==> inputs of wip/fjord <==
==> flow/design.v <==
module rgb2hsv(
        input clock,
        input reset_n,
        input in_valid,
        input [7:0] in_red,
        input [7:0] in_green,
        input [7:0] in_blue,
        input in_visual,
        input in_done,
        output out_valid,
        output [7:0] out_red,
        output [7:0] out_green,
        output [7:0] out_blue,
        output [7:0] out_hue,
        output [7:0] out_saturation,
        output [7:0] out_brightness,
        output out_visual,
        output out_done
    );
    reg valid1;
    reg [7:0] red1;
    reg [7:0] green1;
    reg [7:0] blue1;
    reg visual1;
    reg done1;
    reg [7:0] max_value1;
    reg [1:0] max_index1;
    reg [7:0] min_value1;
    reg [1:0] min_index1;
    always @(posedge clock)
    begin
        if (reset_n) begin
            valid1 <= in_valid;
            red1[7:0] <= in_red[7:0];
            green1[7:0] <= in_green[7:0];
            blue1[7:0] <= in_blue[7:0];
            visual1 <= in_visual;
            done1 <= in_done;
            if (in_red >= in_green) begin
                if (in_red >= in_blue) begin
                    max_value1[7:0] <= in_red[7:0];
                    max_index1[1:0] <= 1;
                end
                else begin
                    max_value1[7:0] <= in_blue[7:0];
                    max_index1[1:0] <= 3;
                end
            end
            else begin
                if (in_blue >= in_green) begin
                    max_value1[7:0] <= in_blue[7:0];
                    max_index1[1:0] <= 3;
                end
                else begin
                    max_value1[7:0] <= in_green[7:0];
                    max_index1[1:0] <= 2;
                end
            end
            if (in_red < in_green) begin
                if (in_red < in_blue) begin
                    min_value1[7:0] <= in_red[7:0];
                    min_index1[1:0] <= 1;
                end
                else begin
                    min_value1[7:0] <= in_blue[7:0];
                    min_index1[1:0] <= 3;
                end
            end
            else begin
                if (in_blue < in_green) begin
                    min_value1[7:0] <= in_blue[7:0];
                    min_index1[1:0] <= 3;
                end
                else begin
                    min_value1[7:0] <= in_green[7:0];
                    min_index1[1:0] <= 2;
                end
            end
        end 
        else begin
            valid1 <= 1'b0;
            red1[7:0] <= 8'b0;
            green1[7:0] <= 8'b0;
            blue1[7:0] <= 8'b0;
            visual1 <= 1'b0;
            done1 <= 1'b0;
            max_value1[7:0] <= 8'd0;
            max_index1[1:0] <= 2'd0; 
            min_value1[7:0] <= 8'd0; 
            min_index1[1:0] <= 2'd0;
        end
    end
    reg valid2;
    reg [7:0] red2;
    reg [7:0] green2;
    reg [7:0] blue2;
    reg visual2;
    reg done2;
    reg [7:0] dif2;
    reg [7:0] max_value2;
    reg [1:0] max_index2;
    reg [7:0] min_value2;
    reg [1:0] min_index2;
    always @(posedge clock)
    begin
        if (reset_n) begin
            valid2 <= valid1;
            red2[7:0] <= red1[7:0];
            green2[7:0] <= green1[7:0];
            blue2[7:0] <= blue1[7:0];
            visual2 <= visual1;
            done2 <= done1;
            dif2[7:0] <= max_value1[7:0] - min_value1[7:0];
            max_value2[7:0] <= max_value1[7:0];
            max_index2[1:0] <= max_index1[1:0];
            min_value2[7:0] <= min_value1[7:0];
            min_index2[1:0] <= min_index1[1:0];
        end 
        else begin
            valid2 <= 1'b0;
            red2[7:0] <= 8'b0;
            green2[7:0] <= 8'b0;
            blue2[7:0] <= 8'b0;
            visual2 <= 1'b0;
            done2 <= 1'b0;
            dif2[7:0] <= 8'd0;
            max_value2[7:0] <= 8'd0;
            max_index2[1:0] <= 2'd0;
            min_value2[7:0] <= 8'd0; 
            min_index2[1:0] <= 2'd0;
        end
    end
    reg valid3;
    reg [7:0] red3;
    reg [7:0] green3;
    reg [7:0] blue3;
    reg visual3;
    reg done3;
    reg [11:0] hue3;
    reg [7:0] dif3;
    reg [7:0] max_value3;
    reg [1:0] max_index3;
    reg [7:0] min_value3;
    reg [1:0] min_index3;
    always @(posedge clock)
    begin
        if (reset_n) begin
            valid3 <= valid2;
            red3[7:0] <= red2[7:0];
            green3[7:0] <= green2[7:0];
            blue3[7:0] <= blue2[7:0];
            visual3 <= visual2;
            done3 <= done2;
            dif3[7:0] <= dif2[7:0];
            max_value3[7:0] <= max_value2[7:0];
            max_index3[1:0] <= max_index2[1:0];
            min_value3[7:0] <= min_value2[7:0];
            min_index3[1:0] <= min_index2[1:0];
            if (dif2 > 0) begin
                if (max_index2 == 1) begin
                    if (green2 < blue2) begin
                        hue3[11:0] <= ((blue2 - green2) << 4);
                    end
                    else begin
                        hue3[11:0] <= ((green2 - blue2) << 4);
                    end
                end
                if (max_index2 == 2) begin
                    if (blue2 < red2) begin
                        hue3[11:0] <= ((red2 - blue2) << 4);
                    end
                    else begin
                        hue3[11:0] <= ((blue2 - red2) << 4);
                    end
                end
                if (max_index2 == 3) begin
                    if (red2 < green2) begin
                        hue3[11:0] <= ((green2 - red2) << 4);
                    end
                    else begin
                        hue3[11:0] <= ((red2 - green2) << 4);
                    end
                end
            end
            else begin
                hue3[11:0] <= 12'd0;             
            end
        end
        else begin
            valid3 <= 1'b0;
            red3[7:0] <= 8'b0;
            green3[7:0] <= 8'b0;
            blue3[7:0] <= 8'b0;
            visual3 <= 1'b0;
            done3 <= 1'b0;
            hue3[11:0] <= 12'd0;
            dif3[7:0] <= 8'd0;
            max_value3[7:0] <= 8'd0;
            max_index3[1:0] <= 2'd0;
            min_value3[7:0] <= 8'd0;
            min_index3[1:0] <= 2'd0;
        end
    end
    reg valid4;
    reg [7:0] red4;
    reg [7:0] green4;
    reg [7:0] blue4;
    reg visual4;
    reg done4;
    reg [11:0] hue4;
    reg [7:0] dif4;
    reg [7:0] max_value4;
    reg [1:0] max_index4;
    always @(posedge clock)
    begin
        if (reset_n) begin
            valid4 <= valid3;
            red4[7:0] <= red3[7:0];
            green4[7:0] <= green3[7:0];
            blue4[7:0] <= blue3[7:0];
            visual4 <= visual3;
            done4 <= done3;          
            dif4[7:0] <= dif3[7:0];
            max_value4[7:0] <= max_value3[7:0];
            max_index4 <= max_index3;
            hue4[11:0] <= (hue3 / dif3);
        end
        else begin
            valid4 <= 1'b0;
            red4[7:0] <= 8'b0;
            green4[7:0] <= 8'b0;
            blue4[7:0] <= 8'b0;
            visual4 <= 1'b0;
            done4 <= 1'b0;
            hue4[11:0] <= 12'd0;
            dif4[7:0] <= 8'd0;
            max_value4 <= 8'd0;
            max_index4[1:0] <= 2'd0;
        end
    end
    reg valid5;
    reg [7:0] red5;
    reg [7:0] green5;
    reg [7:0] blue5;
    reg visual5;
    reg done5;
    reg [11:0] hue5;
    reg [7:0] dif5;
    reg [7:0] max_value5;
    always @(posedge clock)
    begin
        if (reset_n) begin
            valid5 <= valid4;
            red5[7:0] <= red4[7:0];
            green5[7:0] <= green4[7:0];
            blue5[7:0] <= blue4[7:0];
            visual5 <= visual4;
            done5 <= done4;
            dif5[7:0] <= dif4[7:0];
            max_value5[7:0] <= max_value4[7:0];
            if (dif4 > 0) begin
                if (max_index4 == 1) begin
                    if (green4 < blue4) begin
                        hue5[11:0] <= 96 - hue4;
                    end
                    else begin
                        hue5[11:0] <= 0 + hue4;
                    end
                end
                if (max_index4 == 2) begin
                    if (blue4 < red4) begin
                        hue5[11:0] <= 32 - hue4;
                    end
                    else begin
                        hue5[11:0] <= 32 + hue4;
                    end
                end
                if (max_index4 == 3) begin
                    if (red4 < green4) begin
                        hue5[11:0] <= 64 - hue4;
                    end
                    else begin
                        hue5[11:0] <= 64 + hue4;
                    end
                end
            end
            else begin
                hue5[11:0] <= 12'd0;             
            end
        end
        else begin
            valid5 <= 1'b0;
            red5[7:0] <= 8'b0;
            green5[7:0] <= 8'b0;
            blue5[7:0] <= 8'b0;
            visual5 <= 1'b0;
            done5 <= 1'b0;
            dif5[7:0] <= 8'd0;
            max_value5[7:0] <= 8'd0;
            hue5[11:0] <= 12'd0;
        end
    end
    reg valid;
    reg [7:0] red;
    reg [7:0] green;
    reg [7:0] blue;
    reg visual;
    reg done;
    reg [18:0] hue;
    reg [7:0] saturation;
    reg [7:0] max_value;
    always @(posedge clock)
    begin
        if (reset_n) begin
            valid <= valid5;
            red[7:0] <= red5[7:0];
            green[7:0] <= green5[7:0];
            blue[7:0] <= blue5[7:0];
            visual <= visual5;
            done <= done5;
            max_value[7:0] <= max_value5[7:0];
            hue[18:0] <= (85 * hue5);
            if (max_value5 == 0) begin
                saturation[7:0] <= 8'd0;
            end
            else begin
                saturation[7:0] <= 255 * dif5 / max_value5;
            end
        end
        else begin 
            valid <= 1'b0;
            red[7:0] <= 8'b0;
            green[7:0] <= 8'b0;
            blue[7:0] <= 8'b0;
            visual <= 1'b0;
            done <= 1'b0;
            max_value[7:0] <= 8'd0;
            hue[18:0] <= 19'd0;
            saturation [7:0] <= 8'd0;
        end
    end
    assign out_valid = valid;
    assign out_red[7:0] = red[7:0];
    assign out_green[7:0] = green[7:0];  
    assign out_blue[7:0] = blue[7:0];
    assign out_hue[7:0] = hue[12:5];
    assign out_saturation[7:0] = saturation[7:0];
    assign out_brightness[7:0] = max_value[7:0];
    assign out_visual = visual;
    assign out_done = done;
endmodule
==> flow/run.sh <==
#!/bin/bash
# the make line also repeats each setting of config.mk as NAME=value (left out here)
make -C /OpenROAD-flow-scripts/flow DESIGN_CONFIG=/design/flow/config.mk WORK_HOME=/design/flow/orfs CLKGATE_MAP_FILE= finish
==> flow/config.mk <==
export PLATFORM = sky130hd
export DESIGN_NAME = rgb2hsv
export DESIGN_NICKNAME = rgb2hsv
export VERILOG_FILES = /design/flow/design.v
export SDC_FILE = /design/flow/constraint.sdc
export NUM_CORES = 4
export LEC_CHECK = 0
export ABC_AREA = 1
export CAP_MARGIN = 20
export CELL_PAD_IN_SITES_GLOBAL_PLACEMENT = 0
export CORE_ASPECT_RATIO = 1.04
export CORE_MARGIN = 2
export CORE_UTILIZATION = 71
export CTS_CLUSTER_DIAMETER = 207
export CTS_CLUSTER_SIZE = 22
export GPL_TIMING_DRIVEN = 1
export SLEW_MARGIN = 40
==> flow/constraint.sdc <==
create_clock -name core_clock -period 53.0 [get_ports {clock}]
set_input_delay 10.6000 -clock core_clock [delete_from_list [all_inputs] [get_ports {clock}]]
set_output_delay 10.6000 -clock core_clock [all_outputs]
set_load 0.01 [all_outputs]
==> wip/pepper: changes against wip/fjord <==
Settings changed: ABC_AREA 1 to default, CELL_PAD_IN_SITES_GLOBAL_PLACEMENT 0 to default, CORE_ASPECT_RATIO 1.04 to default, CORE_UTILIZATION 71 to 28, CTS_CLUSTER_DIAMETER 207 to default, CTS_CLUSTER_SIZE 22 to default, GPL_TIMING_DRIVEN 1 to default, SLEW_MARGIN 40 to 20.
==> flow/constraint.sdc (replaced) <==
create_clock -name core_clock -period 76.2 [get_ports {clock}]
set_input_delay 15.2400 -clock core_clock [delete_from_list [all_inputs] [get_ports {clock}]]
set_output_delay 15.2400 -clock core_clock [all_outputs]
set_load 0.01 [all_outputs]
==> wip/garnet: changes against wip/fjord <==
Settings changed: CAP_MARGIN 20 to 15, CELL_PAD_IN_SITES_GLOBAL_PLACEMENT 0 to default, CORE_ASPECT_RATIO 1.04 to default, CORE_UTILIZATION 71 to 72, CTS_CLUSTER_DIAMETER 207 to 274, CTS_CLUSTER_SIZE 22 to 16, GPL_TIMING_DRIVEN 1 to default, SLEW_MARGIN 40 to 20.
==> flow/constraint.sdc (replaced) <==
create_clock -name core_clock -period 67.8 [get_ports {clock}]
set_input_delay 13.5600 -clock core_clock [delete_from_list [all_inputs] [get_ports {clock}]]
set_output_delay 13.5600 -clock core_clock [all_outputs]
set_load 0.01 [all_outputs]
==> results <==
                                                        wip/garnet           wip/pepper       wip/fjord
Tally of OpenROAD warnings                                      69                   65               -
Post-layout worst setup margin                             3.93 ns              4.16 ns               -
Worst reg-to-reg setup slack                               3.93 ns              4.16 ns               -
Run status                                timing/DRC/antenna clean  timing/DRC/antenna clean  did not finish
Last stage reached                                               -                    -         5_1_grt
Launch point of the worst path                             dif5[6]        max_value5[6]               -
Max Fclk                                                  15.7 MHz             13.9 MHz               -
Total routed wirelength                                  112000 µm            110000 µm               -
Ratio of final minimum period to clock period                94.2%                94.5%               -
Number of instances on the worst hold path                       2                    1               -
Hold Path Origin                                           red5[6]        max_value4[3]               -
Worst-Skew Late Latency                                    0.57 ns              0.59 ns               -
Area taken by multi-input logic gates                   0.0316 mm²           0.0296 mm²               -
Number of remaining DRC errors                                   0                    0               -
Register Area                                          0.00613 mm²          0.00613 mm²               -
